## design/flow/design.v

```verilog
`timescale 1ns / 1ps
module PC(input clk,input rst, 
	input [31:0]jump_address,
	input[31:0] alu_ou_result,
	input [31:0]alu_result,
	input [1:0]pc_source,
	input zero,
	input pcwrite ,
	input pcwrite_cond,
	output reg [31:0] pc_out
    );
	 wire pc_in;
	 assign pc_in=pcwrite||(zero&&pcwrite_cond);
	always@(posedge clk or posedge rst)begin
		if(rst)begin
			pc_out<=0;
		end
		else begin
			if(pc_in)begin
				case(pc_source)
					2'b00:pc_out<=pc_out+1;
					2'b01:pc_out<=alu_ou_result;
					2'b10:pc_out<=jump_address;
					default:pc_out<=alu_result;
				endcase
			end
		end
	end
endmodule
`timescale 1ns / 1ps
module Instruction_reg(input [31:0]instruction,
input IRwrite,
input clk,
input rst,
output reg[5:0]opcode,
output reg[5:0]func,
output reg[31:0]jump_address,
output reg[4:0]rs,
output reg[4:0]rt,
output reg[4:0]rd,
output reg[31:0]signextend
    );
always@(posedge clk or posedge rst)begin
	if(rst)begin
		opcode<=0;
		rs<=0;
		rt<=0;
		rd<=0;
		func<=0;
		jump_address<=0;
		signextend<=0;
	end	
	else begin
		if(IRwrite)begin
			opcode<=instruction[31:26];
			rs<=instruction[25:21];
			rt<=instruction[20:16];
			rd<=instruction[15:11];
			func<=instruction[5:0];
			jump_address<={16'b0, instruction[15:0]};
			signextend<= {{16{instruction[15]}}, instruction[15:0]};
		end	
	end 
end
endmodule
`timescale 1ns / 1ps
module memory_data_register(input [31:0]data_in,
	input clk,input rst,
	output reg [31:0]mdr_result
    );
	always@(posedge clk or posedge rst)begin
		if(rst)begin
			mdr_result<=0;
		end
		else
			mdr_result<=data_in;
	end
endmodule
`timescale 1ns / 1ps
module controlunit (
    input clk,
    input rst,
    input [5:0] opcode,
    output PCWrite,
    output IorD,
    output MemWrite,
    output IRWrite,
    output ALUSrcA,
    output [1:0] ALUSrcB,
    output [1:0] ALUOp,
    output MemtoReg,
    output RegWrite,
    output RegDst,
    output PCWriteCond,
    output MemRead,
    output [1:0] PCSource,
    output Branch
    );
  reg PCWrite_reg, IorD_reg, MemWrite_reg, IRWrite_reg, ALUSrcA_reg, MemtoReg_reg, RegWrite_reg, RegDst_reg, PCWriteCond_reg, MemRead_reg, Branch_reg;
  reg [1:0] PCSource_reg;
  reg [1:0] ALUSrcB_reg;
  reg [1:0] ALUOp_reg;
    reg [3:0] next_state, current_state;
    parameter IDLE = 4'b0000, FETCH = 4'b0001, DECODE = 4'b0010, RTYP1 = 4'b0011, RTYP2 = 4'b0100, LW = 4'b0101,
    LW1 = 4'b0110, LW2 = 4'b0111, SW = 4'b1000, SW1 = 4'b1001, BEQ = 4'b1010, JUMP = 4'b1011;
    always@(posedge clk or posedge rst)
    begin 
        if(rst)
            current_state <= IDLE;
        else
            current_state <= next_state;
    end
    always@(current_state or opcode) begin
        case(current_state)
            IDLE: next_state = FETCH;
            FETCH: next_state= DECODE;
            DECODE: 
                case(opcode)
                    6'b000000: next_state = RTYP1;
                    6'b100011: next_state = LW;
                    6'b101011: next_state = SW;
                    6'b000100: next_state = BEQ;
                    6'b001000: next_state = JUMP;
                    default: next_state = IDLE;
                endcase
            RTYP1: next_state = RTYP2;
            LW: next_state = LW1;
            LW1: next_state = LW2;
            SW: next_state = SW1;
            SW1: next_state = IDLE;
            LW2: next_state = IDLE;
            RTYP2: next_state = IDLE;
            BEQ: next_state = IDLE;
            JUMP: next_state = IDLE;
            default: next_state = IDLE;
        endcase
    end
    always@(current_state)
    begin
            PCWrite_reg = 0;
            IorD_reg = 0;
            MemWrite_reg = 0;
            IRWrite_reg = 0;
            ALUSrcA_reg = 0;
            ALUSrcB_reg = 0;
            ALUOp_reg = 0;
            MemtoReg_reg = 0;
            RegWrite_reg = 0;
            RegDst_reg = 0;
            PCWriteCond_reg = 0;
            MemRead_reg = 0;
            PCSource_reg = 0;
            Branch_reg = 0;
        case(current_state)
            FETCH: begin
                PCWrite_reg = 1;
                IRWrite_reg = 1;
                ALUSrcB_reg = 2'b01;
					 MemRead_reg=1;
            end
            DECODE: begin
                ALUSrcB_reg = 2'b11;
            end
            RTYP1: begin
                ALUSrcA_reg = 1;
                ALUOp_reg = 2'b10;
            end
            RTYP2: begin
                RegDst_reg = 1;
                RegWrite_reg = 1;
            end
            LW, SW: begin
                ALUSrcA_reg = 1;
                ALUSrcB_reg = 2'b10;
            end
            LW1: begin
                IorD_reg = 1;
                MemRead_reg = 1;
            end
            LW2: begin
                MemtoReg_reg = 1;
                RegWrite_reg = 1;
            end
            SW1: begin
                IorD_reg = 1;
                MemWrite_reg = 1;
            end
            BEQ: begin
                ALUSrcA_reg = 1;
                ALUOp_reg = 2'b01;
                PCSource_reg = 2'b01;
                PCWriteCond_reg = 1;
                Branch_reg = 1;
            end
            JUMP: begin
                PCSource_reg = 2'b10;
                PCWrite_reg = 1;
            end
        endcase
    end
    assign PCWrite = PCWrite_reg;
    assign IorD = IorD_reg;
    assign MemWrite = MemWrite_reg;
    assign IRWrite = IRWrite_reg;
    assign ALUSrcA = ALUSrcA_reg;
    assign ALUSrcB = ALUSrcB_reg;
    assign ALUOp = ALUOp_reg;
    assign MemtoReg = MemtoReg_reg;
    assign RegWrite = RegWrite_reg;
    assign RegDst = RegDst_reg;
    assign PCWriteCond = PCWriteCond_reg;
    assign MemRead = MemRead_reg;
    assign PCSource = PCSource_reg;
    assign Branch = Branch_reg;
endmodule
module Registers( input clk,input rst,
	input [4:0]rs,
	input [4:0]rt,
	input [4:0]rd,	
	input regdst,
	input regwrite,
	input memtoreg,
	input[31:0] alu_ou_result,
	input[31:0]mdr_result,
	output reg[31:0]rs_data,
	output reg[31:0]rt_data
    );
	reg [31:0] register [9:0];
	wire [4:0] wa = regdst ? rd : rt;
	always@(*)begin
		if(rst)begin
			rs_data=0;
			rt_data=0;
		end
		else begin
			rs_data=(rs<5'd10)?register[rs]:32'b0;
			rt_data=(rt<5'd10)?register[rt]:32'b0;
		end
	end
	always@(posedge clk)begin
		if(regwrite && wa<5'd10)begin
			if(memtoreg)begin
				register[wa]<=mdr_result;
			end
			else
				register[wa]<=alu_ou_result;
		end
	end
endmodule
module registerA(input clk,input rst, input [31:0]rs_data,
	output reg[31:0]A_out
    );
	always@(posedge clk or posedge rst)begin
		if(rst)
			A_out<=0;
		else
			A_out<=rs_data;
	end
endmodule
module registerB(input clk,input rst, input [31:0]rt_data,
	output reg[31:0]B_out
    );
	always@(posedge clk or posedge rst)begin
		if(rst)
			B_out<=0;
		else
			B_out<=rt_data;
	end
endmodule
module Alu_Control(input clk,input rst,
	input [5:0]func,
	input[1:0]alu_op,
	output reg[3:0] alu_control
    );
	always @(*) begin
    if (rst) begin
        alu_control = 4'b0000;
    end
    else begin
        case (alu_op)
            2'b10: case (func)
                6'b000000: alu_control = 4'b0010;
                6'b000001: alu_control = 4'b0110;
                6'b000010: alu_control = 4'b0000;
                default: alu_control = 4'b0010;
            endcase
            2'b01: alu_control = 4'b0110;
            2'b11: alu_control = 4'b0010;
            default: alu_control = 4'b0010;
        endcase
    end
end
endmodule
module ALU(alu_result,zero,clk,inputA,inputB,signextend,pc,alu_control,alu_src_A,alu_src_B);
  output reg [31:0] alu_result;
  output reg zero;
  input clk;
  input wire [31:0] inputA,inputB;
  input wire [31:0] signextend;
  input wire [31:0]pc;
  input wire [3:0] alu_control;
  input wire alu_src_A;
  input wire [1:0]alu_src_B;
 reg [31:0] input1,input2;
  always@(*)begin
	if(alu_src_A)
		input1=inputA;
	else
		input1=pc;
  end
  always@(*)begin
	case(alu_src_B)
		2'b00:input2=inputB;
		2'b01:input2=1;
		default:input2=signextend;
	endcase	
  end
  always @(*)
      begin
          case (alu_control)
          4'b0010: alu_result = input1 + input2; 
          4'b0110: alu_result = input1 - input2; 
          4'b0000: alu_result = input1 & input2; 
          4'b0001: alu_result = input1 | input2; 
          4'b1100: alu_result = ~(input1 | input2); 
          4'b1001: alu_result = input2 << input1 ; 
          default: alu_result = input1 + input2;
       endcase
      end
  always@(alu_result)       
    begin
      if(alu_result == 32'h0000_0000)
            zero = 1'b1;
        else
            zero = 1'b0;
    end
endmodule
`timescale 1ns / 1ps
module ALUreg(input[31:0]alu_result,
	input clk,input rst,
	output reg[31:0]alu_ou_result
    );
	always@(posedge clk or posedge rst)begin
		if(rst)
			alu_ou_result<=0;
		else
			alu_ou_result<=alu_result;
	end
endmodule
`timescale 1ns / 1ps
module Integration(input clk,
	 input rst,
	 output [31:0]mem_addr,
	 output [31:0]mem_wdata,
	 output mem_we,
	 input [31:0]mem_rdata
 );
 	wire [5:0]func;
	wire [31:0]signextend;
	wire [31:0]rs_data;
	wire [31:0]rt_data;
	 wire [31:0]mdr_result;
	 wire [31:0]A_out;
	  wire [31:0]B_out;
	  wire [31:0]alu_ou_result;
	   wire[3:0]alu_control;
	 wire zero;
	 wire [31:0]instruction;
	 wire [31:0]pc_out;
	 wire [31:0]jump_address;
	 wire [31:0]alu_result;
	 wire [5:0] opcode;
	 wire [4:0] rs;
	 wire [4:0] rt;
	 wire [4:0] rd;
	 wire PCWrite;
	 wire IorD;
	 wire MemWrite;
	 wire IRWrite;
	 wire ALUSrcA;
	 wire [1:0] ALUSrcB;
	 wire [1:0] ALUOp;
	 wire MemtoReg;
	 wire RegWrite;
	 wire RegDst;
	 wire PCWriteCond;
	 wire MemRead;
	 wire [1:0] PCSource;
	 wire Branch;
	assign instruction = mem_rdata;
	assign mem_addr = IorD ? alu_ou_result : pc_out;
	assign mem_wdata = B_out;
	assign mem_we = MemWrite;
PC pc (
    .clk(clk), 
    .rst(rst), 
    .jump_address(jump_address),
    .alu_ou_result(alu_ou_result),
    .alu_result(alu_result),
    .pc_source(PCSource), 
    .zero(zero),
    .pcwrite(PCWrite), 
    .pcwrite_cond(PCWriteCond),
    .pc_out(pc_out)
    );
	Instruction_reg IR (
    .instruction(instruction), 
    .IRwrite(IRWrite), 
    .clk(clk), 
    .rst(rst), 
    .opcode(opcode), 
    .func(func), 
    .jump_address(jump_address), 
    .rs(rs), 
    .rt(rt), 
    .rd(rd), 
    .signextend(signextend)
    );
	 memory_data_register mdr (
    .data_in(mem_rdata), 
    .clk(clk), 
    .rst(rst), 
    .mdr_result(mdr_result)
    );
	 controlunit control (
    .clk(clk), 
    .rst(rst), 
    .opcode(opcode), 
    .PCWrite(PCWrite), 
    .IorD(IorD), 
    .MemWrite(MemWrite), 
    .IRWrite(IRWrite), 
    .ALUSrcA(ALUSrcA), 
    .ALUSrcB(ALUSrcB), 
    .ALUOp(ALUOp), 
    .MemtoReg(MemtoReg), 
    .RegWrite(RegWrite), 
    .RegDst(RegDst), 
    .PCWriteCond(PCWriteCond), 
    .MemRead(MemRead), 
    .PCSource(PCSource), 
    .Branch(Branch)
    );
	Registers registermem (
    .clk(clk), 
    .rst(rst), 
    .rs(rs), 
    .rt(rt), 
    .rd(rd), 
    .regdst(RegDst), 
    .regwrite(RegWrite), 
    .memtoreg(MemtoReg), 
    .alu_ou_result(alu_ou_result), 
    .mdr_result(mdr_result), 
    .rs_data(rs_data), 
    .rt_data(rt_data)
    );
	 registerA Areg (
    .clk(clk), 
    .rst(rst), 
    .rs_data(rs_data), 
    .A_out(A_out)
    );
	 registerB Breg (
    .clk(clk), 
    .rst(rst), 
    .rt_data(rt_data), 
    .B_out(B_out)
    );
	Alu_Control alu_cont(
    .clk(clk), 
    .rst(rst), 
    .func(func), 
    .alu_op(ALUOp), 
    .alu_control(alu_control)
    );
	ALU alu (
    .alu_result(alu_result), 
    .zero(zero), 
	 .clk(clk),
    .inputA(A_out), 
    .inputB(B_out), 
    .signextend(signextend), 
    .pc(pc_out), 
    .alu_control(alu_control), 
    .alu_src_A(ALUSrcA), 
    .alu_src_B(ALUSrcB)
    );
	 ALUreg alureg (
    .alu_result(alu_result), 
    .clk(clk), 
    .rst(rst), 
    .alu_ou_result(alu_ou_result)
    );
endmodule
```

## design/flow/constraint.sdc

```tcl
create_clock -name core_clock -period 4.22 [get_ports {clk}]
set_input_delay 0.8440 -clock core_clock [delete_from_list [all_inputs] [get_ports {clk}]]
set_output_delay 0.8440 -clock core_clock [all_outputs]
set_load 0.01 [all_outputs]
```

## design/flow/run.sh

```bash
#!/bin/bash
# the make line also repeats each setting of config.mk as NAME=value (left out here)
make -C /OpenROAD-flow-scripts/flow DESIGN_CONFIG=/design/flow/config.mk WORK_HOME=/design/flow/orfs CLKGATE_MAP_FILE= finish
```

## design/flow/config.mk

```make
export PLATFORM = sky130hd
export DESIGN_NAME = Integration
export DESIGN_NICKNAME = Integration
export VERILOG_FILES = /design/flow/design.v
export SDC_FILE = /design/flow/constraint.sdc
export NUM_CORES = 4
export LEC_CHECK = 0
export CAP_MARGIN = 10
export CORE_MARGIN = 2
export CORE_UTILIZATION = 65
export SETUP_SLACK_MARGIN = -0.29
export SLEW_MARGIN = 20
```

==> qor.txt, run 1 <==
First-pass GRT wire length: 155,000 um
Buffers on Ports: 98
Achievable frequency: 175 MHz
Reg-to-Reg Start: control.current_state[3]$_DFF_PP0_
Floorplan net count: 2,223
Slowest stage cell, crit path: dfrtp_1
Critical Path Start: control.current_state[3]$_DFF_PP0_
Critical Path Stages: 26
Max clock buf depth: 3
Slew HR: 0.267
Hold WC Path Type: reg -> reg
Count of different cell masters after synthesis: 86
Place WS: -1.97 ns
Fin. Hold Viols: 0
CP Capture Point: pc.pc_out[6]$_DFFE_PP0P_
Top cells, area: edfxtp_1 35%, dfrtp_1 18%, mux4_2 11%
Top delay family on crit path: AND-OR/OR-AND gates
Aoi share: 0.137
Kind of critical path: reg -> reg
Clock Skew: 0.0283 ns
Crit share post-route: 1.35
CTS tree: done
Setup ws final: -1.50 ns
Crit path largest cell delay: 0.49 ns
Logic family by area: multiplexers
Unrepaired setup endpoints after global routing: yes
Cells after DPL: 3,029
Routed Antenna Nets: 0
Synth Register Bits: 516
Post-synth tally of flip-flops with integrated enable: 320
Die x size: 209 um
Worst path required time: 4.69 ns
Worst Path Buf+Inv: 7
Most common cell in the synthesized netlist: edfxtp_1
Ys cells: 2,150
Syn_area_per_cell: 12.7 um2
Die Ht: 209 um
Synth Flop Type: edfxtp_1
DP HPWL: 63,700 um
Cts bufs inserted: 47
Critical Path AT: 6.19 ns
Non-filler instance count after layout: 3,157
Reg2reg end: pc.pc_out[6]$_DFFE_PP0P_
Remaining routing DRC violations: 0
Tool warnings: 35
Largest fanout on the critical path: 4
Worst r2r path cells: 26
Largest net degree at the start of global routing: 81
Synth Instances: 2,150
Adder Area Share: 0.0181
GRT overflow: 0
HP Start: IR.rs[4]$_DFFE_PP0P_
Yosys Chip Area: 0.0274 mm2
Slew @ Worst Pin: 1.10 ns
SO Viols: negative setup slack
Most used cell, CP: buf_6
Total global-route track usage: 0.481
Worst Hold Path EP: IR.rs[4]$_DFFE_PP0P_
Basic Gates by Area: 0.0871
Clk latency late pin: 0.60 ns
Setup Total Neg Slack: -56.13 ns
Boundary Pins: 99
Mux share: 0.184
Min-Delay Path Depth: 1
Tmin final: 5.72 ns
Post-synth seq share: 0.530
Total core area: 0.0418 mm2
Nets: 2,653
Via count: 24.0k
Largest area contributor in the netlist: edfxtp_1
H-tree levels: 2
R2r setup slk: -1.50 ns
Placed Instance Area: 0.0318 mm2
Final wirelength: 105,000 um
Initial antenna violation count: 5
Via density: 7.59
Init Core Util: 0.656
Final setup violation count: 86
XOR/XNOR Area Share: 0.0169
Max-cap viol count: 0
Worst setup SP type: flip-flop
Layout Area Growth over Synthesis: 28.0%
Final Slew Violations: 0
Clock Pin Slew Worst Setup and Hold Paths: 0.07 ns
Die area: 0.0438 mm2
Routability Congestion: 1.01
Asr flop ratio synth: 0.380
DR pass1 iterations: 7
DR WL/cell: 33.4 um
Outcome: complete, but fails checks
Vias in the first global route: 23.8k
Dominant cell area share: 0.351
Synth top cells by count: 320 x edfxtp_1, 196 x dfrtp_1, 137 x a211oi_1, 128 x mux4_2, 125 x nand2_1
Inserted Diodes: 0
Final instance area: 0.0351 mm2
Core Rows: 75
Clock Root Buffer: clkbuf_16
Synth Cell Area: 0.0274 mm2
Number of DRC markers in iteration 0: 3,769
Sink Count: 516
CP Capture Type: flip-flop
Syn. warnings: 10
-- through the flow --
| step | hold WS (ns) | utilization |
|---|---|---|
| after floorplan | 0.482 | - |
| after global placement | 0.500 | 0.762 |
| after detailed placement | 0.507 | 0.762 |
| after CTS | 0.529 | 0.828 |
| after global routing | 0.542 | 0.840 |
| final | 0.536 | 0.840 |
-- per-layer routing --
metal,GRT usage,vias to the layer above,wire length (um)
li1,-,9299,-
met1,0.631,11400,35000
met2,0.732,2605,47100
met3,0.139,651,15400
met4,0.267,8,7830
met5,0,-,57
-- timing repair --
item	4_1_cts	5_1_grt
pin swaps	68	54
hold buffers	0	0
gates resized	198	105
gates cloned	3	0
setup endpoints to repair	48	63
setup buffers	34	15
-- layout make-up --
type                    count  area [um2]
fillers                  2012        6680
clock inverters            26         280
multi-input cells        1445       13500
flip-flops and latches    516       14500
inverters                  46         176
repair buffers            524        4600
well taps                 539         674
clock buffers              61        1320
==> run 2, diff against run 1 <==
- CAP_MARGIN: 10 -> 35
- CORE_MARGIN: 2 -> 8
- CORE_UTILIZATION: 65 -> 40
- SETUP_SLACK_MARGIN: -0.29 -> not set
- SLEW_MARGIN: 20 -> 25
- TNS_END_PERCENT: not set -> 25
- clock period: 4.22 -> 8.0 ns (I/O delays scaled with it)
==> run 2 against run 1 <==
The run now finishes clean. Area after synthesis did not move. Utilization fell by 38 points. Cell count shrank 0.19%.
==> qor.txt, run 2 <==
Hold slack: 0.541 ns
Slew @ Worst Pin: 0.910 ns
Init Core Util: 0.402
Routed Antenna Nets: 0
Top cells, area: edfxtp_1 35%, dfrtp_1 18%, mux4_2 11%
Reg-to-Reg Start: control.current_state[0]$_DFF_PP0_
Crit share post-route: 0.919
Clock Pin Slew Worst Setup and Hold Paths: 0.07 ns
Largest net degree at the start of global routing: 141
Synth Cell Area: 0.0274 mm2
Critical Path AT: 7.85 ns
Clock Skew: 0.0260 ns
H-tree levels: 2
Hold_buf cts: 0
Worst setup SP type: flip-flop
Post-synth seq share: 0.530
DR pass1 iterations: 6
Syn_area_per_cell: 12.7 um2
Slowest stage cell, crit path: o31a_2
Yosys Chip Area: 0.0274 mm2
Max-cap viol count: 0
Critical Path Stages: 28
DR WL/cell: 27.9 um
Largest fanout on the critical path: 16
Critical Path Start: control.current_state[0]$_DFF_PP0_
Kind of critical path: reg -> reg
Unrepaired setup endpoints after global routing: no
Largest area contributor in the netlist: edfxtp_1
Post-CTS setup buffers: 0
Synth Flop Type: edfxtp_1
Worst path required time: 8.50 ns
Die x size: 278 um
Most common cell in the synthesized netlist: edfxtp_1
Ys cells: 2,150
Clock Root Buffer: clkbuf_16
Count of different cell masters after synthesis: 86
Number of DRC markers in iteration 0: 1,986
GRT overflow: 0
Cts bufs inserted: 51
Die Ht: 278 um
Nets: 2,299
Fin. Hold Viols: 0
Boundary Pins: 99
Floorplan net count: 2,223
Remaining routing DRC violations: 0
Inserted Diodes: 0
Slew HR: 0.393
Outcome: no timing/DRC/antenna violations
Synth Register Bits: 516
Adder Area Share: 0.0181
Crit path largest cell delay: 0.48 ns
Min-Delay Path Depth: 1
Number of gates resized after CTS: 0
Aoi share: 0.137
Setup Total Neg Slack: 0 ns
CTS tree: done
Asr flop ratio synth: 0.380
Synth top cells by count: 320 x edfxtp_1, 196 x dfrtp_1, 137 x a211oi_1, 128 x mux4_2, 125 x nand2_1
Synth Instances: 2,150
Syn. warnings: 10
XOR/XNOR Area Share: 0.0169
Mux share: 0.184
Die area: 0.0771 mm2
Logic family by area: multiplexers
Sink Count: 516
Initial antenna violation count: 1
Clk latency late pin: 0.61 ns
Util after Layout: 0.461
Core Rows: 96
Via density: 6.23
DP HPWL: 60,000 um
Final setup violation count: 0
Buffers on Ports: 98
Post-synth tally of flip-flops with integrated enable: 320
Final wirelength: 87,900 um
Routability Congestion: 0.920
Reg2reg end: pc.pc_out[29]$_DFFE_PP0P_
Total core area: 0.0682 mm2
Tool warnings: 33
Max clock buf depth: 3
Worst Path Buf+Inv: 3
CP Capture Point: pc.pc_out[29]$_DFFE_PP0P_
Hold WC Path Type: reg -> reg
Layout Area Growth over Synthesis: 14.7%
Tmin final: 7.35 ns
First-pass GRT wire length: 130,000 um
Achievable frequency: 136 MHz
Worst Hold Path EP: IR.opcode[4]$_DFFE_PP0P_
Most used cell, CP: o21ai_0
Dominant cell area share: 0.351
R2r setup slk: 0.65 ns
Vias in the first global route: 19.7k
Total global-route track usage: 0.221
Worst r2r path cells: 28
CP Capture Type: flip-flop
Via count: 19.6k
Final Slew Violations: 0
Basic Gates by Area: 0.0871
Top delay family on crit path: AND-OR/OR-AND gates
HP Start: IR.opcode[4]$_DFFE_PP0P_
run 2: per-stage QoR:
step / setup slack, ns / cell area, um2 / std cells
after CTS: 0.435 / 31400 / 3147
after global placement: 0.508 / 29600 / 3049
after detailed placement: 0.466 / 29600 / 3051
after global routing: 0.0675 / 31400 / 3151
after floorplan: -0.706 / 27400 / 2150
final: 0.647 / 31400 / 3151
run 2: area by class of cell:
cell class	instances	area, um2
Multi-Input combinational cell	1446	12300
Clock inverter	30	330
Timing Repair Buffer	165	1550
Clock buffer	66	1430
Inverter	46	176
Sequential cell	516	14500
Tap cell	882	1100
Fill cell	6052	36800
run 2: layer usage:
metal	vias up	track usage	routed length, um
met3	166	0.0376	6140
met4	0	0.0660	2710
met1	10000	0.299	36700
met2	837	0.364	42300
li1	8587	-	-
met5	-	0	0
==> run 3, diff against run 2 <==
- CAP_MARGIN: 35 -> 10
- CORE_MARGIN: 8 -> 2
- CORE_UTILIZATION: 40 -> 66
- CTS_CLUSTER_SIZE: not set -> 40
- SETUP_SLACK_MARGIN: not set -> -0.29
- SLEW_MARGIN: 25 -> 35
- TNS_END_PERCENT: 25 -> not set
- clock period: 8.0 -> 4.22 ns (I/O delays scaled with it)
==> run 3 against run 2 <==
The layout now fails its checks (negative setup slack). First-iteration DRC count is 130% higher. Maximum frequency rose by 26%. Wire length is 31% higher. Critical path type unchanged. Largest cell class unchanged.
==> qor.txt, run 3 <==
Syn. warnings: 10
Core Rows: 74
Basic Gates by Area: 0.0871
GRT overflow: 0
Top cells, area: edfxtp_1 35%, dfrtp_1 18%, mux4_2 11%
Clk latency late pin: 0.61 ns
Logic family by area: multiplexers
Init Core Util: 0.670
First-pass GRT wire length: 166,000 um
Clock Root Buffer: clkbuf_16
Slew HR: 0.269
Min-Delay Path Depth: 1
Boundary Pins: 99
Layout fillers: 1,839
Kind of critical path: reg -> reg
Aoi share: 0.137
Setup ws final: -1.60 ns
Post-synth tally of flip-flops with integrated enable: 320
CTS tree: done
Max-cap viol count: 0
Floorplan net count: 2,223
Total core area: 0.0409 mm2
Die x size: 208 um
CP Capture Type: flip-flop
Crit path largest cell delay: 0.58 ns
DR WL/cell: 36.6 um
Buffers on Ports: 98
Asr flop ratio synth: 0.380
Vias in the first global route: 24.5k
Via density: 7.97
Worst path required time: 4.67 ns
Worst r2r path cells: 23
Place WS: -1.78 ns
Synth Register Bits: 516
Most common cell in the synthesized netlist: edfxtp_1
Tmin final: 5.82 ns
Ys cells: 2,150
Worst setup SP type: flip-flop
Initial antenna violation count: 12
Clock Pin Slew Worst Setup and Hold Paths: 0.07 ns
Reg2reg end: pc.pc_out[30]$_DFFE_PP0P_
DP HPWL: 65,800 um
Final setup violation count: 82
Crit share post-route: 1.38
Hold WC Path Type: reg -> reg
Synth Instances: 2,150
R2r setup slk: -1.60 ns
Non-filler instance count after layout: 3,154
Critical Path AT: 6.27 ns
Tool warnings: 36
Dominant cell area share: 0.351
Max clock buf depth: 3
Die area: 0.0432 mm2
Via count: 25.1k
Final Slew Violations: 0
Total global-route track usage: 0.526
Hold_buf cts: 0
Nets: 2,654
Reg-to-Reg Start: control.current_state[0]$_DFF_PP0_
Die Ht: 208 um
Largest area contributor in the netlist: edfxtp_1
Number of DRC markers in iteration 0: 4,584
Final wirelength: 116,000 um
Mux share: 0.184
Largest fanout on the critical path: 9
CP Capture Point: pc.pc_out[30]$_DFFE_PP0P_
Fin. Hold Viols: 0
CP Cell Sequence: inv_2 > ha_4 > buf_4 > nor3b_1 > buf_4 > o31ai_4 > buf_6 > buf_4 > mux2i_1 > inv_1 > ha_4 > and3_1 > a221o_1 > a21o_4 > mux2i_1 > nand3_1 > or4_4 > nor3b_2 > and4_1 > nand4_1 > nor2_2 > buf_6 > o21ai_1
Post-synth seq share: 0.530
Cells after DPL: 3,021
Count of different cell masters after synthesis: 86
Most used cell, CP: buf_4
H-tree levels: 2
Yosys Chip Area: 0.0274 mm2
Slowest stage cell, crit path: or4_4
Layout Area Growth over Synthesis: 26.9%
Worst Path Buf+Inv: 7
Remaining routing DRC violations: 0
Setup Total Neg Slack: -56.50 ns
Worst Hold Path EP: IR.rs[4]$_DFFE_PP0P_
Critical Path Start: control.current_state[0]$_DFF_PP0_
Achievable frequency: 172 MHz
Outcome: complete, but fails checks
Routability Congestion: 1.00
Synth Cell Area: 0.0274 mm2
Adder Area Share: 0.0181
Top delay family on crit path: simple AND/OR/NAND/NOR gates
Routed Antenna Nets: 0
XOR/XNOR Area Share: 0.0169
Cts bufs inserted: 48
Unrepaired setup endpoints after global routing: yes
Largest net degree at the start of global routing: 82
Sink Count: 516
Synth top cells by count: 320 x edfxtp_1, 196 x dfrtp_1, 137 x a211oi_1, 128 x mux4_2, 125 x nand2_1
DR pass1 iterations: 31
HP Start: IR.rs[4]$_DFFE_PP0P_
SO Viols: negative setup slack
Syn_area_per_cell: 12.7 um2
Synth Flop Type: edfxtp_1
Clock Skew: 0.0281 ns
Critical Path Stages: 23
Slew @ Worst Pin: 1.09 ns
## run 3: repair_timing
| action | CTS | global route |
|---|---|---|
| cloned | 0 | 1 |
| endpoints found under the setup margin | 48 | 61 |
| hold endpoints to repair | 0 | 0 |
| buffers inserted | 21 | 23 |
| gates resized | 141 | 122 |
| pin swaps | 67 | 35 |
## run 3: area by class of cell
| cell class | count | area, um2 | area share |
|---|---|---|---|
| antenna | 7 | 17.5 | 0.000504 |
| clock buffer | 63 | 1320 | 0.0379 |
| clock inverter | 21 | 159 | 0.00457 |
| inverter | 46 | 176 | 0.00507 |
| multi-input combinational | 1445 | 13400 | 0.386 |
| sequential | 516 | 14500 | 0.418 |
| tap | 532 | 666 | 0.0191 |
| timing repair buffer | 524 | 4490 | 0.129 |
## run 3: stage by stage
stage	area (um2)	hold slack [ns]	utilization
2_1_floorplan	27500	0.482	-
3_3_place_gp	31800	0.513	0.777
3_5_place_dp	31800	0.520	0.777
4_1_cts	34000	0.537	0.831
5_1_grt	34800	0.597	0.849
6_report	34800	0.578	0.850
## run 3: routing by layer
metal	global-route usage	wire, um	vias to the layer above
li1	-	-	9286
met1	0.629	35500	11800
met2	0.770	48500	3034
met3	0.255	19600	1036
met4	0.318	11500	22
met5	0.0167	479	-
==> run 4, diff against run 3 <==
- CAP_MARGIN: 10 -> 15
- CORE_ASPECT_RATIO: not set -> 0.5
- CORE_UTILIZATION: 66 -> 70
- CTS_CLUSTER_SIZE: 40 -> 41
- SETUP_SLACK_MARGIN: -0.29 -> 1.59
- SLEW_MARGIN: 35 -> 20
- clock period: 4.22 -> 6.27 ns (I/O delays scaled with it)
==> run 4 against run 3 <==
Now clean on timing, DRC and antenna. Via count down 5.1%. Flip-flop count unchanged. Worst setup slack improved by 2.0 ns. Sequential share of layout area up 3.3 points. Maximum frequency is 0.21% lower. Utilization decreased by 1.7 points. Synthesized cell count unchanged. Non-clock buffer count decreased by 280. Wire length is 2.7% lower. Cell count down 9.0%. Clock skew grew 0.017 ns.
==> qor.txt, run 4 <==
Outcome: no timing/DRC/antenna violations
Tool warnings: 37
Achievable frequency: 172 MHz
Post-synth seq share: 0.530
Max clock buf depth: 3
Most common cell in the synthesized netlist: edfxtp_1
Final setup violation count: 0
Logic family by area: multiplexers
Critical Path Stages: 23
Sink Count: 516
DR WL/cell: 39.2 um
Post-synth tally of flip-flops with integrated enable: 320
Vias in the first global route: 21.5k
Ys cells: 2,150
Synth Register Bits: 516
Core Rows: 51
Remaining routing DRC violations: 0
Worst setup SP type: flip-flop
Largest fanout on the critical path: 10
Syn. warnings: 10
Critical Path AT: 6.28 ns
Clock Pin Slew Worst Setup and Hold Paths: 0.08 ns
Initial antenna violation count: 11
Asr flop ratio synth: 0.380
Slew @ Worst Pin: 1.37 ns
Buffers on Ports: 98
Worst Hold Path EP: pc.pc_out[15]$_DFFE_PP0P_
Tmin final: 5.83 ns
Count of different cell masters after synthesis: 86
Worst Path Buf+Inv: 4
Slowest stage cell, crit path: dfrtp_1
Yosys Chip Area: 0.0274 mm2
Via density: 8.31
Synth Instances: 2,150
Routed Antenna Nets: 0
HP Start: pc.pc_out[15]$_DFFE_PP0P_
Clock Skew: 0.0455 ns
Via count: 23.9k
Number of DRC markers in iteration 0: 4,971
Total global-route track usage: 0.502
DP HPWL: 62,200 um
Slew HR: 0.0828
Adder Area Share: 0.0181
Hold WC Path Type: reg -> reg
Worst r2r path cells: 23
Cells after DPL: 2,730
XOR/XNOR Area Share: 0.0169
Total core area: 0.0387 mm2
Synth Flop Type: edfxtp_1
Worst path required time: 6.72 ns
Dominant cell area share: 0.351
Hold_buf cts: 0
Min-Delay Path Depth: 2
Clk latency late pin: 0.61 ns
Crit path largest cell delay: 0.50 ns
Floorplan net count: 2,223
Max-cap viol count: 0
Top delay family on crit path: simple AND/OR/NAND/NOR gates
DR pass1 iterations: 7
Layout Area Growth over Synthesis: 17.7%
Fin. Hold Viols: 0
Non-filler instance count after layout: 2,871
Syn_area_per_cell: 12.7 um2
Util after Layout: 0.833
Reg2reg end: pc.pc_out[24]$_DFFE_PP0P_
Nets: 2,371
Final wirelength: 112,000 um
Cts bufs inserted: 44
Clock Root Buffer: clkbuf_16
Largest area contributor in the netlist: edfxtp_1
Routability Congestion: 1.03
Largest net degree at the start of global routing: 72
Die area: 0.0408 mm2
Critical Path Start: control.current_state[2]$_DFF_PP0_
Boundary Pins: 99
Final Slew Violations: 0
Unrepaired setup endpoints after global routing: yes
R2r setup slk: 0.44 ns
H-tree levels: 2
Basic Gates by Area: 0.0871
Die x size: 284 um
Synth top cells by count: 320 x edfxtp_1, 196 x dfrtp_1, 137 x a211oi_1, 128 x mux4_2, 125 x nand2_1
Reg-to-Reg Start: control.current_state[2]$_DFF_PP0_
Init Core Util: 0.707
GRT overflow: 0
First-pass GRT wire length: 147,000 um
Aoi share: 0.137
CTS tree: done
Die Ht: 144 um
Crit share post-route: 0.930
CP Cell Sequence: buf_4 > nor4_4 > nand4_1 > nand2_1 > nand2_1 > nand2_1 > buf_4 > a21oi_1 > a221oi_1 > ha_1 > a21oi_2 > buf_4 > o21ai_1 > nor3_2 > a21oi_1 > xnor2_1 > a21oi_1 > a2111oi_2 > and4_1 > nand4_1 > nor2_2 > buf_6 > o21ai_0
Kind of critical path: reg -> reg
CP Capture Point: pc.pc_out[24]$_DFFE_PP0P_
CP Capture Type: flip-flop
Synth Cell Area: 0.0274 mm2
Mux share: 0.184
Top cells, area: edfxtp_1 35%, dfrtp_1 18%, mux4_2 11%
run 4: layout make-up:
cell class / instances / area (um2)
inverters: 46 / 176
multi-input cells: 1446 / 13200
diodes: 7 / 17.5
flip-flops and latches: 516 / 14500
clock inverters: 17 / 153
well taps: 530 / 663
fillers: 1873 / 6490
clock buffers: 65 / 1250
repair buffers: 244 / 2270
run 4: layer usage:
| layer | wire, um | vias to the layer above | track usage | share of wire |
|---|---|---|---|---|
| li1 | - | 8725 | - | - |
| met1 | 36000 | 11200 | 0.666 | 0.32 |
| met2 | 45200 | 3062 | 0.733 | 0.40 |
| met3 | 22300 | 816 | 0.228 | 0.20 |
| met4 | 8930 | 4 | 0.191 | 0.079 |
| met5 | 27 | - | 0 | 0.00024 |
run 4: timing repair:
| item | CTS | global route |
|---|---|---|
| hold endpoints to repair | 0 | 0 |
| buffers inserted | 36 | 12 |
| setup endpoints to repair | 75 | 56 |
| resized | 134 | 61 |
| pin swaps | 60 | 16 |
| gates cloned | 2 | 2 |
run 4: per-stage QoR:
step                hold slack (ns)  cell area [um2]  worst slack [ns]  setup TNS, ns
global placement              0.510            29500            0.0708              0
floorplan                     0.482            27500             -2.09         -82.41
finish                        0.560            32200             0.441              0
CTS                           0.554            31800             0.840              0
detailed placement            0.530            29500            0.0380              0
global route                  0.578            32200             0.288              0
==> run 5, diff against run 4 <==
- CAP_MARGIN: 15 -> 20
- CORE_ASPECT_RATIO: 0.5 -> not set
- CORE_UTILIZATION: 70 -> 40
- CTS_CLUSTER_SIZE: 41 -> not set
- SETUP_SLACK_MARGIN: 1.59 -> not set
- clock period: 6.27 -> 5.24 ns (I/O delays scaled with it)
==> run 5 against run 4 <==
Critical path depth increased by 1. Synthesized cell count unchanged. The layout now fails its checks (negative setup slack). Cell count increased by 21%. Non-clock buffer count increased by 257. Largest cell class unchanged. Die size increased by 73%. Highest routed layer unchanged.
==> qor.txt, run 5 <==
Outcome: complete, but fails checks
SO Viols: negative setup slack
Kind of critical path: reg -> reg
Clock Pin Slew Worst Setup and Hold Paths: 0.07 ns
Wl on met1: 40,100 um
Synth Instances: 2,150
Largest net degree at the start of global routing: 77
Synth Flop Type: edfxtp_1
Reg-to-Reg Start: control.current_state[1]$_DFF_PP0_
Worst path required time: 5.69 ns
Setup Total Neg Slack: -10.23 ns
Final Slew Violations: 0
Aoi share: 0.137
DR pass1 iterations: 5
First-pass GRT wire length: 136,000 um
Number of DRC markers in iteration 0: 1,658
Most common cell in the synthesized netlist: edfxtp_1
Top delay family on crit path: simple AND/OR/NAND/NOR gates
Crit path largest cell delay: 0.51 ns
DP HPWL: 64,800 um
Initial antenna violation count: 3
Via density: 5.99
Yosys Chip Area: 0.0274 mm2
Vias in the first global route: 20.9k
Max clock buf depth: 3
Fin. Hold Viols: 0
Slew HR: 0.286
Worst r2r path cells: 24
Hold_buf cts: 0
Worst Hold Path EP: pc.pc_out[15]$_DFFE_PP0P_
Basic Gates by Area: 0.0871
Final wirelength: 92,900 um
Total global-route track usage: 0.259
Routability Congestion: 0.959
Max layer used: met5
Sink Count: 516
CP Capture Type: flip-flop
Logic family by area: multiplexers
Mux share: 0.184
Remaining routing DRC violations: 0
Ys cells: 2,150
Layout fillers: 5,833
XOR/XNOR Area Share: 0.0169
Largest fanout on the critical path: 9
Crit share post-route: 1.08
Clock Root Buffer: clkbuf_16
DR WL/cell: 26.7 um
Clk latency late pin: 0.58 ns
Hold WC Path Type: reg -> reg
Critical Path Stages: 24
Total core area: 0.0675 mm2
Comb. cell area: 0.0132 mm2
Slowest stage cell, crit path: or4_1
Dominant cell area share: 0.351
Nets: 2,633
Core Rows: 95
Flop area: 0.0145 mm2
Floorplan net count: 2,223
Worst Path Buf+Inv: 5
Syn_area_per_cell: 12.7 um2
Clock Skew: 0.0132 ns
Die area: 0.0706 mm2
Count of different cell masters after synthesis: 86
Asr flop ratio synth: 0.380
Met3 WL post-DR: 5860 um
Synth top cells by count: 320 x edfxtp_1, 196 x dfrtp_1, 137 x a211oi_1, 128 x mux4_2, 125 x nand2_1
Min-Delay Path Depth: 2
Worst setup SP type: flip-flop
Layout Area Growth over Synthesis: 27.0%
Final instance area: 0.0348 mm2
Die Ht: 266 um
Metal2 WL: 44,200 um
Cts bufs inserted: 50
Routed Antenna Nets: 0
Unrepaired setup endpoints after global routing: yes
Slew @ Worst Pin: 1.06 ns
CTS tree: done
CP Cell Sequence: inv_2 > ha_4 > nor3_4 > o31ai_2 > buf_4 > buf_4 > o22ai_1 > nand2b_1 > o21ai_1 > xnor2_1 > ha_1 > a21oi_2 > o21ai_1 > and2_1 > or4_1 > a32o_2 > or4_4 > nor3b_2 > buf_4 > and4_1 > nand4_1 > nor2_4 > clkbuf_16 > o32ai_2
Init Core Util: 0.406
H-tree levels: 2
Buffers on Ports: 98
Tool warnings: 33
Setup ws final: -0.423 ns
Achievable frequency: 177 MHz
HP Start: pc.pc_out[15]$_DFFE_PP0P_
Die x size: 266 um
Final setup violation count: 32
Reg2reg end: pc.pc_out[0]$_DFFE_PP0P_
Synth Register Bits: 516
Post-synth tally of flip-flops with integrated enable: 320
Post-synth seq share: 0.530
Placed Instance Area: 0.0321 mm2
Synth Cell Area: 0.0274 mm2
GRT overflow: 0
Syn. warnings: 10
Max-cap viol count: 0
R2r setup slk: -0.42 ns
Critical Path AT: 6.12 ns
Most used cell, CP: buf_4
Largest area contributor in the netlist: edfxtp_1
CP Capture Point: pc.pc_out[0]$_DFFE_PP0P_
Critical Path Start: control.current_state[1]$_DFF_PP0_
Adder Area Share: 0.0181
Via count: 20.8k
Top cells, area: edfxtp_1 35%, dfrtp_1 18%, mux4_2 11%
Util after Layout: 0.515
Boundary Pins: 99
Tmin final: 5.66 ns
## run 5: cell type report
class / instances / area share
Timing Repair Buffer: 501 / 0.122
Clock inverter: 19 / 0.00575
Sequential cell: 516 / 0.418
Multi-Input combinational cell: 1445 / 0.379
Antenna cell: 1 / 0.0000719
Clock buffer: 73 / 0.0396
Inverter: 46 / 0.00507
Tap cell: 873 / 0.0314
## run 5: per-stage QoR
stage,worst slack [ns],cells,hold WS [ns]
floorplan,-2.91,2150,0.482
global placement,-0.915,3352,0.512
detailed placement,-1.04,3352,0.524
CTS,-0.312,3460,0.524
global route,-0.647,3473,0.566
finish,-0.423,3474,0.542
## run 5: repair_timing
item                       in CTS  in global routing
setup endpoints to repair      35                 33
cloned                          3                  1
resized                       131                 84
setup buffers                  13                 15
pin swaps                      60                 51
## run 5: layer usage
| metal | track usage | up-vias |
|---|---|---|
| met1 | 0.363 | 10700 |
| met5 | 0 | - |
| met2 | 0.422 | 708 |
| li1 | - | 9245 |
| met3 | 0.0358 | 137 |
| met4 | 0.0776 | 4 |
==> run 6, diff against run 5 <==
- ABC_AREA: not set -> 0
- CELL_PAD_IN_SITES_DETAIL_PLACEMENT: not set -> 1
- CELL_PAD_IN_SITES_GLOBAL_PLACEMENT: not set -> 2
- CORE_MARGIN: 2 -> 6
- CTS_CLUSTER_DIAMETER: not set -> 239
- GPL_TIMING_DRIVEN: not set -> 0
- HOLD_SLACK_MARGIN: not set -> 0.16
- PLACE_DENSITY_LB_ADDON: not set -> 0.22
- SETUP_SLACK_MARGIN: not set -> 0.0
- TNS_END_PERCENT: not set -> 95
- clock period: 5.24 -> 8.49 ns (I/O delays scaled with it)
==> run 6 against run 5 <==
Now clean on timing, DRC and antenna. Synthesized cell count is the same. Via count shrank 2.9%. Cell count shrank 6.5%. Critical endpoint is now pc.pc_out[17]$_DFFE_PP0P_.
==> qor.txt, run 6 <==
Critical Path Start: control.current_state[0]$_DFF_PP0_
Most common cell in the synthesized netlist: edfxtp_1
DR WL/cell: 30.8 um
Tmin final: 8.16 ns
GRT busiest layer: met2
Post-synth seq share: 0.530
Syn_area_per_cell: 12.7 um2
Nets: 2,410
Unrepaired setup endpoints after global routing: no
Final Slew Violations: 0
Floorplan net count: 2,223
Most used cell, CP: o21ai_0
Logic family by area: multiplexers
Mux share: 0.184
Kind of critical path: reg -> reg
Tool warnings: 31
Final wirelength: 100,000 um
Max clock buf depth: 3
HP Start: IR.opcode[4]$_DFFE_PP0P_
Synth Flop Type: edfxtp_1
Buffers on Ports: 98
Achievable frequency: 122 MHz
Remaining routing DRC violations: 0
CTS tree: done
Ys cells: 2,150
Synth Register Bits: 516
R2r setup slk: 0.33 ns
Clk latency late pin: 0.61 ns
CP Capture Point: pc.pc_out[17]$_DFFE_PP0P_
Hold slack: 0.526 ns
Min-Delay Path Depth: 1
Slew HR: 0.313
DP HPWL: 77,600 um
Total global-route track usage: 0.263
Placed Instance Area: 0.0300 mm2
Critical Path AT: 8.65 ns
Init Core Util: 0.406
XOR/XNOR Area Share: 0.0169
Util after Layout: 0.471
Vias in the first global route: 21.5k
Number of DRC markers in iteration 0: 1,745
Total core area: 0.0675 mm2
Flop area: 0.0145 mm2
Place WS: -0.599 ns
Dominant cell area share: 0.351
Critical Path Stages: 31
Yosys Chip Area: 0.0274 mm2
Hold WC Path Type: reg -> reg
Clock Pin Slew Worst Setup and Hold Paths: 0.06 ns
Synth Instances: 2,150
Die area: 0.0749 mm2
Reg-to-Reg Start: control.current_state[0]$_DFF_PP0_
Outcome: no timing/DRC/antenna violations
Asr flop ratio synth: 0.380
Comb. cell area: 0.0123 mm2
Worst r2r path cells: 31
Adder Area Share: 0.0181
Routability Congestion: 0.966
Aoi share: 0.137
Top cells, area: edfxtp_1 35%, dfrtp_1 18%, mux4_2 11%
Cts bufs inserted: 53
Crit share post-route: 0.962
Via count: 20.2k
Syn. warnings: 10
Largest net degree at the start of global routing: 36
Routed Antenna Nets: 0
Synth top cells by count: 320 x edfxtp_1, 196 x dfrtp_1, 137 x a211oi_1, 128 x mux4_2, 125 x nand2_1
Worst path required time: 8.98 ns
Setup ws final: 0.326 ns
Worst Path Buf+Inv: 7
H-tree levels: 2
Basic Gates by Area: 0.0871
Die Ht: 274 um
Met2 Resource Use GR: 0.446
DR pass1 iterations: 5
Top delay family on crit path: AND-OR/OR-AND gates
Post-synth tally of flip-flops with integrated enable: 320
Slowest stage cell, crit path: dfrtp_1
Layout Area Growth over Synthesis: 16.0%
Layout fillers: 6,955
Core Rows: 95
Via density: 6.22
Crit path largest cell delay: 0.40 ns
Synth Cell Area: 0.0274 mm2
Worst setup SP type: flip-flop
Count of different cell masters after synthesis: 86
Initial antenna violation count: 0
Fin. Hold Viols: 0
Final setup violation count: 0
Largest area contributor in the netlist: edfxtp_1
Die x size: 274 um
Slew @ Worst Pin: 1.03 ns
GRT overflow: 0
Clock Skew: 0.0146 ns
Max-cap viol count: 0
Reg2reg end: pc.pc_out[17]$_DFFE_PP0P_
Inserted Diodes: 0
Boundary Pins: 99
Largest fanout on the critical path: 10
Hold_buf cts: 0
Global routing usage on met3: 0.0282
Sink Count: 516
Final instance area: 0.0318 mm2
First-pass GRT wire length: 147,000 um
Worst Hold Path EP: IR.opcode[4]$_DFFE_PP0P_
Met1 Track Usage GR: 0.357
Clock Root Buffer: clkbuf_16
CP Capture Type: flip-flop
run 6: metal layers:
metal	share of wire	vias up
met5	0	-
met4	0.034	0
met3	0.045	183
met2	0.49	636
met1	0.43	10600
li1	-	8806
run 6: area by class of cell:
| type | count | share of cell area |
|---|---|---|
| Multi-Input combinational cell | 1445 | 0.386 |
| Tap cell | 873 | 0.0344 |
| Buffer | 143 | 0.0188 |
| Sequential cell | 516 | 0.457 |
| Clock inverter | 21 | 0.00791 |
| Timing Repair Buffer | 131 | 0.0445 |
| Inverter | 46 | 0.00555 |
| Timing Repair inverter | 1 | 0.000157 |
| Clock buffer | 73 | 0.0457 |
run 6: timing repair:
item / CTS / global route
buffers inserted: 0 / 3
gates resized: 0 / 6
cloned: 1 / 0
endpoints found under the setup margin: 10 / 32
run 6: per-stage QoR:
stage | std cells | setup TNS [ns]
global placement | 3121 | -254.09
detailed placement | 3150 | -13.99
CTS | 3245 | 0
finish | 3249 | 0
floorplan | 2150 | -7.55
global route | 3249 | 0
==> run 7, diff against run 6 <==
- ABC_AREA: 0 -> not set
- CAP_MARGIN: 20 -> 35
- CELL_PAD_IN_SITES_DETAIL_PLACEMENT: 1 -> not set
- CELL_PAD_IN_SITES_GLOBAL_PLACEMENT: 2 -> not set
- CORE_MARGIN: 6 -> 9
- CTS_CLUSTER_DIAMETER: 239 -> not set
- GPL_TIMING_DRIVEN: 0 -> not set
- HOLD_SLACK_MARGIN: 0.16 -> 0.19
- PLACE_DENSITY_LB_ADDON: 0.22 -> not set
- SETUP_SLACK_MARGIN: 0.0 -> not set
- SLEW_MARGIN: 20 -> 25
- TNS_END_PERCENT: 95 -> 85
- clock period: 8.49 -> 8.0 ns (I/O delays scaled with it)
==> run 7 against run 6 <==
Register-to-register slack gained 0.17 ns. Final area shrank 1.4%. Maximum frequency grew 8.8%. Cell count shrank 3.5%. Area after synthesis is the same. Critical endpoint is now pc.pc_out[9]$_DFFE_PP0P_. Largest cell class unchanged.
==> qor.txt, run 7 <==
Outcome: no timing/DRC/antenna violations
Syn. warnings: 10
Yosys Chip Area: 0.0274 mm2
Unrepaired setup endpoints after global routing: no
Dominant cell area share: 0.351
Count of different cell masters after synthesis: 86
DR pass1 iterations: 5
Total core area: 0.0675 mm2
Worst Path Buf+Inv: 3
Max-cap viol count: 0
Slowest stage cell, crit path: o21ai_4
Max clock buf depth: 3
Die area: 0.0782 mm2
Critical Path AT: 8.03 ns
Boundary Pins: 99
Ys cells: 2,150
Critical Path Start: control.current_state[0]$_DFF_PP0_
Worst setup SP type: flip-flop
Reg2reg end: pc.pc_out[9]$_DFFE_PP0P_
Min-Delay Path Depth: 1
Core Rows: 95
Post-CTS setup buffers: 0
Clk latency late pin: 0.62 ns
Final setup violation count: 0
Critical Path Stages: 27
Die Ht: 280 um
Post-synth tally of flip-flops with integrated enable: 320
Largest fanout on the critical path: 17
Synth Cell Area: 0.0274 mm2
DP HPWL: 60,900 um
Setup Total Neg Slack: 0 ns
Init Core Util: 0.406
Crit share post-route: 0.938
Number of DRC markers in iteration 0: 1,870
Nets: 2,291
Aoi share: 0.137
CP Capture Point: pc.pc_out[9]$_DFFE_PP0P_
Cts bufs inserted: 51
Crit path largest cell delay: 0.51 ns
Worst path required time: 8.52 ns
HP Start: IR.opcode[5]$_DFFE_PP0P_
Synth Instances: 2,150
Place WS: 0.345 ns
Final Slew Violations: 0
Total global-route track usage: 0.217
Clock Skew: 0.0309 ns
Worst r2r path cells: 27
Final wirelength: 87,700 um
Mux share: 0.184
Kind of critical path: reg -> reg
Top delay family on crit path: AND-OR/OR-AND gates
Achievable frequency: 133 MHz
CP Capture Type: flip-flop
Hold WC Path Type: reg -> reg
Largest area contributor in the netlist: edfxtp_1
Reg-to-Reg Start: control.current_state[0]$_DFF_PP0_
Most used cell, CP: o21ai_0
Routability Congestion: 0.961
Top cells, area: edfxtp_1 35%, dfrtp_1 18%, mux4_2 11%
Vias in the first global route: 19.4k
First-pass GRT wire length: 128,000 um
Buffers on Ports: 98
Adder Area Share: 0.0181
GRT overflow: 0
Via density: 6.29
Clock Root Buffer: clkbuf_16
Most common cell in the synthesized netlist: edfxtp_1
Fin. Hold Viols: 0
Remaining routing DRC violations: 0
Clock Pin Slew Worst Setup and Hold Paths: 0.07 ns
Hold slack: 0.546 ns
Initial antenna violation count: 0
Tool warnings: 31
Synth Flop Type: edfxtp_1
Slew @ Worst Pin: 0.937 ns
H-tree levels: 2
Synth top cells by count: 320 x edfxtp_1, 196 x dfrtp_1, 137 x a211oi_1, 128 x mux4_2, 125 x nand2_1
Die x size: 280 um
Slew HR: 0.373
Layout Area Growth over Synthesis: 14.4%
Asr flop ratio synth: 0.380
Largest net degree at the start of global routing: 80
Basic Gates by Area: 0.0871
Routed Antenna Nets: 0
Worst Hold Path EP: IR.opcode[5]$_DFFE_PP0P_
Sink Count: 516
Tmin final: 7.51 ns
R2r setup slk: 0.49 ns
Logic family by area: multiplexers
XOR/XNOR Area Share: 0.0169
DR WL/cell: 28.0 um
Floorplan net count: 2,223
CTS tree: done
Post-synth seq share: 0.530
Via count: 19.7k
Synth Register Bits: 516
Syn_area_per_cell: 12.7 um2
Setup ws final: 0.495 ns
run 7: what timing repair did:
item / 4_1_cts / 5_1_grt
hold buffers: 0 / 0
hold endpoints to repair: 0 / 0
setup endpoints to repair: 0 / 24
resized: 0 / 1
run 7: area by class of cell:
type / count / area, um2
Fill cell: 5933 / 36200
Inverter: 46 / 176
Clock buffer: 70 / 1430
Sequential cell: 516 / 14500
Clock inverter: 26 / 362
Timing Repair Buffer: 157 / 1440
Tap cell: 873 / 1090
Multi-Input combinational cell: 1446 / 12300
Antenna cell: 2 / 5.00
run 7: through the flow:
| stage | cells | area [um2] | util |
|---|---|---|---|
| finish | 3136 | 31300 | 0.464 |
| global route | 3134 | 31300 | 0.464 |
| CTS | 3131 | 31300 | 0.464 |
| detailed placement | 3035 | 29500 | 0.437 |
| global placement | 3035 | 29500 | 0.437 |
| floorplan | 2150 | 27400 | - |
run 7: per-layer routing:
| metal | vias up | GRT usage | share of wire |
|---|---|---|---|
| met1 | 10100 | 0.289 | 0.42 |
| met3 | 163 | 0.0311 | 0.072 |
| met4 | 0 | 0.0702 | 0.033 |
| li1 | 8571 | - | - |
| met5 | - | 0 | 0 |
| met2 | 851 | 0.360 | 0.48 |
==> run 8, diff against run 7 <==
- CAP_MARGIN: 35 -> 20
- CORE_MARGIN: 9 -> 2
- CORE_UTILIZATION: 40 -> 65
- HOLD_SLACK_MARGIN: 0.19 -> not set
- SETUP_SLACK_MARGIN: not set -> 1.6
- SLEW_MARGIN: 25 -> 20
- TNS_END_PERCENT: 85 -> not set
- clock period: 8.0 -> 6.23 ns (I/O delays scaled with it)
==> run 8 against run 7 <==
Flip-flop count stayed put. Via count is 8.8% higher. Critical path depth is 2 lower. Clock skew is 0.0063 ns lower. Final area is 5.1% higher. Cell count is 7.4% lower. Largest cell class unchanged.
==> qor.txt, run 8 <==
Ys cells: 2,150
Nets: 2,398
Slew HR: 0.298
Synth Instances: 2,150
Reg-to-Reg Start: control.current_state[1]$_DFF_PP0_
Max-cap viol count: 0
First-pass GRT wire length: 133,000 um
Logic family by area: multiplexers
Tool warnings: 37
Place WS: -0.124 ns
Init Core Util: 0.656
CP Capture Point: pc.pc_out[12]$_DFFE_PP0P_
Crit path largest cell delay: 0.48 ns
Setup Total Neg Slack: 0 ns
Unrepaired setup endpoints after global routing: yes
Yosys Chip Area: 0.0274 mm2
Total core area: 0.0418 mm2
Adder Area Share: 0.0181
Hold WC Path Type: reg -> reg
Max clock buf depth: 3
Total global-route track usage: 0.413
Worst Path Buf+Inv: 6
Critical Path AT: 6.22 ns
Clk latency late pin: 0.58 ns
Largest fanout on the critical path: 9
Slew @ Worst Pin: 1.05 ns
Worst setup SP type: flip-flop
Synth Register Bits: 516
GRT overflow: 0
Slowest stage cell, crit path: o41a_1
Dominant cell area share: 0.351
Setup ws final: 0.488 ns
Boundary Pins: 99
XOR/XNOR Area Share: 0.0169
Routability Congestion: 1.05
Core Rows: 75
Via density: 7.39
Buffers on Ports: 98
Layout Area Growth over Synthesis: 20.2%
Clock Pin Slew Worst Setup and Hold Paths: 0.07 ns
Synth Flop Type: edfxtp_1
Vias in the first global route: 21.4k
Worst r2r path cells: 25
Placed Instance Area: 0.0296 mm2
Post-synth seq share: 0.530
CP Capture Type: flip-flop
Cts bufs inserted: 48
Syn_area_per_cell: 12.7 um2
Final instance area: 0.0329 mm2
Syn. warnings: 10
Min-Delay Path Depth: 1
DR pass1 iterations: 7
Floorplan net count: 2,223
Basic Gates by Area: 0.0871
Final wirelength: 89,900 um
HP Start: IR.rs[4]$_DFFE_PP0P_
Worst path required time: 6.71 ns
Top delay family on crit path: AND-OR/OR-AND gates
Remaining routing DRC violations: 0
Largest area contributor in the netlist: edfxtp_1
DR WL/cell: 31.0 um
Critical Path Start: control.current_state[1]$_DFF_PP0_
R2r setup slk: 0.49 ns
Inserted Diodes: 0
Top cells, area: edfxtp_1 35%, dfrtp_1 18%, mux4_2 11%
Aoi share: 0.137
Tmin final: 5.74 ns
Synth Cell Area: 0.0274 mm2
Die x size: 209 um
Final Slew Violations: 0
Mux share: 0.184
Initial antenna violation count: 4
Synth top cells by count: 320 x edfxtp_1, 196 x dfrtp_1, 137 x a211oi_1, 128 x mux4_2, 125 x nand2_1
Hold slack: 0.525 ns
Outcome: no timing/DRC/antenna violations
Achievable frequency: 174 MHz
Sink Count: 516
Routed Antenna Nets: 0
Critical Path Stages: 25
Post-synth tally of flip-flops with integrated enable: 320
DP HPWL: 57,200 um
H-tree levels: 2
Die area: 0.0438 mm2
Kind of critical path: reg -> reg
Most used cell, CP: buf_6
Most common cell in the synthesized netlist: edfxtp_1
CTS tree: done
Clock Skew: 0.0246 ns
Count of different cell masters after synthesis: 86
Reg2reg end: pc.pc_out[12]$_DFFE_PP0P_
Clock Root Buffer: clkbuf_16
Worst Hold Path EP: IR.rs[4]$_DFFE_PP0P_
Crit share post-route: 0.922
Via count: 21.5k
Fin. Hold Viols: 0
Number of DRC markers in iteration 0: 3,108
Layout fillers: 2,452
Largest net degree at the start of global routing: 197
Die Ht: 209 um
Final setup violation count: 0
Asr flop ratio synth: 0.380
run 8: cell type report:
type,count,area [um2],area share
sequential,516,14500,0.441
multi-input combinational,1445,13300,0.404
timing repair buffer,268,2570,0.0781
clock buffer,71,1430,0.0434
tap,539,674,0.0205
clock inverter,19,238,0.00722
inverter,46,176,0.00536
run 8: stage by stage:
| step | util | std cells |
|---|---|---|
| 5_1_grt | 0.789 | 2904 |
| 2_1_floorplan | - | 2150 |
| 3_5_place_dp | 0.708 | 2745 |
| 4_1_cts | 0.779 | 2888 |
| 3_3_place_gp | 0.708 | 2745 |
| 6_report | 0.789 | 2904 |
run 8: timing repair:
item	CTS	global route
resized	185	46
pin swaps	69	23
buffers inserted	48	13
hold buffers	0	0
gates cloned	5	2
endpoints found under the setup margin	61	63
run 8: routing by layer:
metal  track usage  part of all wire
met1         0.567              0.36
met2         0.646              0.47
met3        0.0850              0.12
met4         0.190             0.053
met5             0           0.00027
==> run 9, diff against run 8 <==
- CELL_PAD_IN_SITES_DETAIL_PLACEMENT: not set -> 0
- CORE_MARGIN: 2 -> 5
- CORE_UTILIZATION: 65 -> 29
- SETUP_SLACK_MARGIN: 1.6 -> not set
- clock period: 6.23 -> 9.69 ns (I/O delays scaled with it)
==> run 9 against run 8 <==
Still clean on timing, DRC and antenna. Via count decreased by 8.4%. Critical path depth increased by 1. Final area decreased by 3.4%. Utilization decreased by 45 points. Sequential share of layout area increased by 1.6 points. Register-to-register slack improved by 0.63 ns. Clock skew decreased by 0.0083 ns. Synthesized cell count unchanged. Global-route usage decreased by 23 points. Area after synthesis unchanged. Worst setup slack improved by 0.63 ns. Critical path type unchanged. Largest cell class unchanged. Highest routed layer unchanged.
==> qor.txt, run 9 <==
Largest net degree at the start of global routing: 141
Total core area: 0.0936 mm2
Achievable frequency: 117 MHz
R2r setup slk: 1.12 ns
Hold WC Path Type: reg -> reg
Most common cell in the synthesized netlist: edfxtp_1
Reg2reg end: pc.pc_out[12]$_DFFE_PP0P_
Via density: 5.62
Place WS: 1.18 ns
Final wirelength: 92,200 um
Layout Area Growth over Synthesis: 16.1%
Crit path largest cell delay: 0.87 ns
Kind of critical path: reg -> reg
Critical Path Stages: 26
Via count: 19.7k
Worst r2r path cells: 26
Comb. cell area: 0.0123 mm2
Synth Flop Type: edfxtp_1
Synth Cell Area: 0.0274 mm2
CTS tree: done
Init Core Util: 0.293
Largest area contributor in the netlist: edfxtp_1
Tmin final: 8.57 ns
XOR/XNOR Area Share: 0.0169
Max clock buf depth: 3
Reg-to-Reg Start: control.current_state[0]$_DFF_PP0_
Top cells, area: edfxtp_1 35%, dfrtp_1 18%, mux4_2 11%
Clk latency late pin: 0.60 ns
Clock Pin Slew Worst Setup and Hold Paths: 0.07 ns
Boundary Pins: 99
Final setup violation count: 0
Ys cells: 2,150
Remaining routing DRC violations: 0
DP HPWL: 63,800 um
Crit share post-route: 0.885
Clock Skew: 0.0163 ns
Worst setup SP type: flip-flop
Nets: 2,278
First-pass GRT wire length: 135,000 um
Initial antenna violation count: 6
Flop area: 0.0145 mm2
Yosys Chip Area: 0.0274 mm2
Buffers on Ports: 98
Slew @ Worst Pin: 1.10 ns
Die area: 0.101 mm2
Aoi share: 0.137
GRT overflow: 0
Hold_buf cts: 0
Largest fanout on the critical path: 39
Post-CTS setup buffers: 0
Slew HR: 0.264
Critical Path AT: 9.06 ns
Synth Instances: 2,150
Top delay family on crit path: AND-OR/OR-AND gates
CP Capture Type: flip-flop
Setup ws final: 1.12 ns
Most used cell, CP: o21ai_0
Fin. Hold Viols: 0
Vias in the first global route: 19.7k
Post-synth tally of flip-flops with integrated enable: 320
Die Ht: 317 um
Max-cap viol count: 0
Routability Congestion: 0.889
DR WL/cell: 26.3 um
Unrepaired setup endpoints after global routing: no
Tool warnings: 33
Asr flop ratio synth: 0.380
Basic Gates by Area: 0.0871
Cts bufs inserted: 50
Post-synth seq share: 0.530
Worst Hold Path EP: IR.opcode[1]$_DFFE_PP0P_
Clock Root Buffer: clkbuf_16
Mux share: 0.184
Outcome: no timing/DRC/antenna violations
Count of different cell masters after synthesis: 86
Adder Area Share: 0.0181
Core Rows: 112
H-tree levels: 2
HP Start: IR.opcode[1]$_DFFE_PP0P_
Logic family by area: multiplexers
DR pass1 iterations: 6
Final Slew Violations: 0
Slowest stage cell, crit path: o21ai_4
CP Capture Point: pc.pc_out[12]$_DFFE_PP0P_
Sink Count: 516
Floorplan net count: 2,223
Synth Register Bits: 516
Layout fillers: 9,222
Min-Delay Path Depth: 1
Critical Path Start: control.current_state[0]$_DFF_PP0_
Worst path required time: 10.18 ns
Number of DRC markers in iteration 0: 1,938
Die x size: 317 um
Syn_area_per_cell: 12.7 um2
Number of gates resized after CTS: 0
Setup Total Neg Slack: 0 ns
Dominant cell area share: 0.351
Total global-route track usage: 0.179
Synth top cells by count: 320 x edfxtp_1, 196 x dfrtp_1, 137 x a211oi_1, 128 x mux4_2, 125 x nand2_1
Syn. warnings: 10
Worst Path Buf+Inv: 1
Routed Antenna Nets: 0
run 9: area by class of cell:
class | instances | share of cell area
Antenna cell | 1 | 0.0000787
Clock buffer | 62 | 0.0447
Clock inverter | 32 | 0.0153
Inverter | 46 | 0.00555
Multi-Input combinational cell | 1445 | 0.386
Sequential cell | 516 | 0.457
Tap cell | 1254 | 0.0493
Timing Repair Buffer | 146 | 0.0426
run 9: per-layer routing:
metal	part of all wire	track usage	vias to the layer above
met5	0.00044	0	-
met1	0.43	0.253	10200
met3	0.069	0.0245	162
met4	0.027	0.0493	6
li1	-	-	8543
met2	0.47	0.290	784
run 9: stage by stage:
stage / hold slack (ns) / std cells / area [um2] / utilization
floorplan: 0.482 / 2150 / 27400 / -
global placement: 0.514 / 3407 / 29900 / 0.319
detailed placement: 0.530 / 3407 / 29900 / 0.319
CTS: 0.548 / 3501 / 31800 / 0.340
global route: 0.574 / 3501 / 31800 / 0.340
finish: 0.552 / 3502 / 31800 / 0.340
